Design synth_top, start of the top module:
module synth_top(
    input clk,
    input rst,
    input btnL,
    input [15:0] sw,
    output [3:0] led,
	output pmod_1,	 
	output pmod_2,	 
	output pmod_4	 
    );
Size: ~7800 cells after synthesis, ~290 flip-flops, roughly 26 I/O pins.
Settings: LEC_CHECK=0, ABC_AREA=1, CAP_MARGIN=20, CORE_MARGIN=2, CORE_UTILIZATION=65, CTS_CLUSTER_DIAMETER=250, SLEW_MARGIN=20, TNS_END_PERCENT=5; clock period 87.7 ns.
run.sh (not shown) runs the stock make flow with config.mk's settings and CLKGATE_MAP_FILE=.
==> next run, changes <==
Settings changed: ABC_AREA 1 to unset, CORE_UTILIZATION 65 to 70, CTS_CLUSTER_DIAMETER 250 to unset, TNS_END_PERCENT 5 to unset.
Clock period 87.7 ns to 95.5 ns, I/O delays scaled along.
The new run ran to the end with no violations.
Fmax shrinks by 11%.
Setup slack got worse by 2.0 ns.
Sequential share of layout area grows by 0.45 points.
Clock skew shrinks by 0.0045 ns.
Die area shrinks by 11%.
Design area shrinks by 4.2%.
==> next run, changes <==
Settings changed: ABC_AREA set to 1.
Clock period 95.5 ns to 89.9 ns, I/O delays scaled along.
What happened:
- synthesized cell count went up by about 22%
- worst hold slack is about the same
- clock-buffer cell count went up by 6
- non-clock buffer count went down by 100
==> next run, changes <==
Settings changed: CORE_UTILIZATION 70 to 72, CTS_CLUSTER_SIZE set to 100, PLACE_DENSITY set to 0.4.
Clock period 89.9 ns to 75.8 ns, I/O delays scaled along.
Now the flow ran to the end with violations: setup timing.
Routed wire length came out higher by a quarter to a third.
Design area rises by roughly a tenth.
Non-clock buffer count climbs by 433.
Clock-buffer cell count falls by 4.
Die area went down by a few percent.
==> next run, changes <==
Settings changed: ABC_AREA 1 to unset, CORE_UTILIZATION 72 to 61, CTS_CLUSTER_SIZE 100 to unset, PLACE_DENSITY 0.4 to unset.
Clock period 75.8 ns to 53.0 ns, I/O delays scaled along.
The changed run finished but failed the layout checks on setup timing.
Global-route usage climbs by 3.8 points.
Maximum frequency came out lower by about 7%.
Wire length increases by 14%.
Worst setup slack is worse by 29 ns.
Die area increases by about 13%.
Core utilization came out higher by 0.18 points.
Cell count goes up by 1.4%.

run A:
Starting RTL as in the previous note.
Settings: LEC_CHECK=0, ABC_AREA=1, CAP_MARGIN=20, CORE_MARGIN=2, CORE_UTILIZATION=70, CTS_CLUSTER_DIAMETER=229, CTS_CLUSTER_SIZE=40, SLEW_MARGIN=20; clock period 68.4 ns.
Run A failed in global routing (5_1_grt) with GRT-0116.
--- input diff run A..run B ---
- a deleted CTS_CLUSTER_SIZE that had been 40
- a change of CORE_UTILIZATION from 70 to 72
- a deleted CTS_CLUSTER_DIAMETER that had been 229
- a change of the clock period (ns, I/O delays scaled along) from 68.4 to 123.0
- Looking at the reports, run B completed the entire flow and the layout it produced met the timing, design-rule and antenna checks.
- Number of cells upsized or downsized after cts in run B is 188 lower than in run A
- Total clock buffers created by CTS: higher on run B
- Compared with run A, in run B HPWL reported at the end of detailed placement went down; floorplan die area went down; synthesized cell count did not really move; setup fix buffers added after clock tree synthesis went down; number of cells in the design after placement went down.
- Looking only at row count, and setting everything else aside, the higher value of run B and run A goes to run A.
Setup changes, run B to run C
- the clock period (ns, I/O delays scaled along) changed from 123.0 to 107.0
Notes after the runs:
Global routing met1 resource utilization for run C is lower than for run B.
Side by side, TritonCTS buffer count turned out higher in run C than in run B.
Run C against run B: highest cell delay on the worst timing path fell 0.03 ns; worst path required time fell 15.98 ns; area overhead of the layout relative to synthesis rose 0.18 points; via density per instance about even.
Diff run B -> run C: minimum clock period after layout shows a reduction of 2.61 ns, maximum net fanout on the critical path went down, global-route usage now sits at about the same level.
Edits applied to the flow inputs when going from run C to run D:
- an added CTS_CLUSTER_DIAMETER of 380
- a change of CORE_UTILIZATION from 72 to 70
- an added MAX_ROUTING_LAYER of met4
- a change of the clock period (ns, I/O delays scaled along) from 107.0 to 70.0
==> comparison <==
Run D did not run to completion, as it errored out during clock tree synthesis (4_1_cts).
Per the comparison of run D with run C, chip area from the yosys synthesis statistics roughly the same, part of the Yosys area used for sequential elements now sits at about the same level, instance area after placement saw an increase.
Delta (run D minus run C): core utilization at floorplan shows a reduction of 2.4 points, detailed-placement wirelength estimate shows an increase of 29%, count of cell types in the netlist shows no meaningful change, total die size shows an increase of 2.8%.
Inputs modified between run D and run E:
- clearing MAX_ROUTING_LAYER, which used to be met4
- clearing ABC_AREA, which used to be 1
- clearing CTS_CLUSTER_DIAMETER, which used to be 380
- swapping 70 for 40 in CORE_UTILIZATION
- swapping 70.0 for 95.5 in the clock period (ns, I/O delays scaled along)
==> comparison <==
- Run E: done, clean on timing, DRC and antenna
- The higher post-synthesis share of cell area spent on and, or, nand and nor gates came out of run D.
- Looking only at Yosys chip area, and setting everything else aside, the higher value of run D and run E goes to run D.
- [compare] base=run D new=run E: die area went up by 67%; xor/xnor cell area share of the yosys netlist went down by 0.45 points.

Setup of violet:
synth_top again, from the RTL that the note above started with.
Design synth_top, start of the top module:
module synth_top(
    input clk,
    input rst,
    input btnL,
    input [15:0] sw,
    output [3:0] led,
	output pmod_1,	 
	output pmod_2,	 
	output pmod_4	 
    );
clock: 100.0 ns
lec_check: 0
abc_area: 1
cap_margin: 20
core_aspect_ratio: 0.89
core_margin: 10
core_utilization: 53
gpl_timing_driven: 0
max_routing_layer: met5
setup_slack_margin: 5.0
slew_margin: 20
tns_end_percent: 95
Having completed the whole flow, violet delivered a layout that passed the timing, design-rule and antenna checks.
[inputs] onyx vs violet
# violet
export LEC_CHECK = 0
export ABC_AREA = 1
export CAP_MARGIN = 20
export CORE_ASPECT_RATIO = 0.89
export CORE_MARGIN = 10
export CORE_UTILIZATION = 53
export GPL_TIMING_DRIVEN = 0
export MAX_ROUTING_LAYER = met5
export SETUP_SLACK_MARGIN = 5.0
export SLEW_MARGIN = 20
export TNS_END_PERCENT = 95
create_clock -name core_clock -period 100.0 [get_ports {clk}]
# onyx
export LEC_CHECK = 0
export ABC_AREA = 1
export CAP_MARGIN = 20
export CORE_ASPECT_RATIO = 1.32
export CORE_MARGIN = 10
export CORE_UTILIZATION = 46
export CTS_CLUSTER_SIZE = 11
export GPL_ROUTABILITY_DRIVEN = 0
export GPL_TIMING_DRIVEN = 0
export MAX_ROUTING_LAYER = met5
export PLACE_DENSITY = 0.62
export SETUP_SLACK_MARGIN = 3.78
export SLEW_MARGIN = 10
export TNS_END_PERCENT = 50
create_clock -name core_clock -period 100.0 [get_ports {clk}]
==> comparison <==
Delta (onyx minus violet): met1 routed wirelength after detailed routing lower; multi-input combinational area share lower.
The worst setup timing slack at the placement stage of onyx was superior to that of violet.
The setup slack in onyx sits 0.72 ns below the value recorded for violet.
Input-level comparison between amber and onyx:
# onyx
export LEC_CHECK = 0
export ABC_AREA = 1
export CAP_MARGIN = 20
export CORE_ASPECT_RATIO = 1.32
export CORE_MARGIN = 10
export CORE_UTILIZATION = 46
export CTS_CLUSTER_SIZE = 11
export GPL_ROUTABILITY_DRIVEN = 0
export GPL_TIMING_DRIVEN = 0
export MAX_ROUTING_LAYER = met5
export PLACE_DENSITY = 0.62
export SETUP_SLACK_MARGIN = 3.78
export SLEW_MARGIN = 10
export TNS_END_PERCENT = 50
create_clock -name core_clock -period 100.0 [get_ports {clk}]
# amber
export LEC_CHECK = 0
export ABC_AREA = 1
export CAP_MARGIN = 20
export CELL_PAD_IN_SITES_DETAIL_PLACEMENT = 2
export CELL_PAD_IN_SITES_GLOBAL_PLACEMENT = 0
export CORE_ASPECT_RATIO = 0.78
export CORE_MARGIN = 10
export CORE_UTILIZATION = 45
export CTS_CLUSTER_DIAMETER = 292
export GPL_TIMING_DRIVEN = 0
export MAX_ROUTING_LAYER = met4
export MIN_ROUTING_LAYER = met1
export PLACE_DENSITY = 0.37
export SETUP_SLACK_MARGIN = -2.0
export SLEW_MARGIN = 20
export TNS_END_PERCENT = 15
create_clock -name core_clock -period 100.0 [get_ports {clk}]
### Flow results
- Of onyx and amber, only amber never reached the final stage.
- Per the comparison of amber with onyx, synthesis area per yosys stayed essentially flat; mean area per synthesized cell held.
- Comparing amber and onyx, horizontal die dimension is higher on amber.
- Die outline height: amber vs onyx down 21%
- Count of state elements after synthesis of onyx is on par with amber.
- Compared with onyx, amber shows total core area higher by about 2%.
- From onyx to amber the numbers moved as follows: synthesized cell count neither gained nor lost much, full die area saw an increase, share of synthesized cell area in and, or, nand and nor gates ~0 delta.
- As far as AND-OR/OR-AND share of the synthesized area is concerned, amber and onyx perform about the same.
#### Input delta (ember over amber)
# amber
export LEC_CHECK = 0
export ABC_AREA = 1
export CAP_MARGIN = 20
export CELL_PAD_IN_SITES_DETAIL_PLACEMENT = 2
export CELL_PAD_IN_SITES_GLOBAL_PLACEMENT = 0
export CORE_ASPECT_RATIO = 0.78
export CORE_MARGIN = 10
export CORE_UTILIZATION = 45
export CTS_CLUSTER_DIAMETER = 292
export GPL_TIMING_DRIVEN = 0
export MAX_ROUTING_LAYER = met4
export MIN_ROUTING_LAYER = met1
export PLACE_DENSITY = 0.37
export SETUP_SLACK_MARGIN = -2.0
export SLEW_MARGIN = 20
export TNS_END_PERCENT = 15
create_clock -name core_clock -period 100.0 [get_ports {clk}]
# ember
export LEC_CHECK = 0
export CAP_MARGIN = 20
export CORE_MARGIN = 2
export CORE_UTILIZATION = 40
export SLEW_MARGIN = 20
create_clock -name core_clock -period 100.0 [get_ports {clk}]
==> results <==
ember finished all stages; the layout is clean.
ember vs amber: area inside the core boundary up by a little under 10%
Number of instances in the synthesized netlist: ember vs amber down about 18%
Changes observed in ember relative to amber: arithmetic-cell share of the synthesized area counting full adders, half adders and majority gates increased 1.4 points, area share of and/or/nand/nor cells after synthesis decreased 8.4 points, Yosys chip area decreased about 4%.
| number of buffer cells added on primary ports | ember vs amber | 1 higher |
Placer's final routability congestion estimate came out higher on ember than on amber.
Input-level comparison between nickel and ember:
# ember
export LEC_CHECK = 0
export CAP_MARGIN = 20
export CORE_MARGIN = 2
export CORE_UTILIZATION = 40
export SLEW_MARGIN = 20
create_clock -name core_clock -period 100.0 [get_ports {clk}]
# nickel
export LEC_CHECK = 0
export CAP_MARGIN = 20
export CORE_MARGIN = 2
export CORE_UTILIZATION = 65
export SLEW_MARGIN = 20
create_clock -name core_clock -period 81.4 [get_ports {clk}]
Notes after the runs:
- Reported max-cap violation count: ember vs nickel identical
- Of ember and nickel, only ember finishes the flow clean.
- What nickel reported for total wirelength of the detailed-routed design has to be multiplied by 0.76 to get the figure for ember.
- Compared with ember, the detailed router inserted more vias in nickel.
- The global-route usage reported for nickel is greater than that of ember by 18 points.
- [compare] base=ember new=nickel: share of the clock period used by the worst path after layout +15 points, final critical-path required period -5.48 ns, met3 layer usage reported by global route +2.0 points, count of cells along the worst register-to-register path +about 2.4%.
- nickel leaves less setup margin than ember.
diff inputs: nickel => harbor
# nickel
export LEC_CHECK = 0
export CAP_MARGIN = 20
export CORE_MARGIN = 2
export CORE_UTILIZATION = 65
export SLEW_MARGIN = 20
create_clock -name core_clock -period 81.4 [get_ports {clk}]
# harbor
export LEC_CHECK = 0
export CAP_MARGIN = 20
export CORE_MARGIN = 2
export CORE_UTILIZATION = 27
export SLEW_MARGIN = 20
create_clock -name core_clock -period 123.0 [get_ports {clk}]
## What came out
Every stage of the flow completed for harbor, and the final layout passed the timing, design-rule and antenna checks. harbor gives less via count than nickel did. Taking nickel as the reference, in harbor area of the placeable core up about 140%, first-pass GRT wire length down 16%.
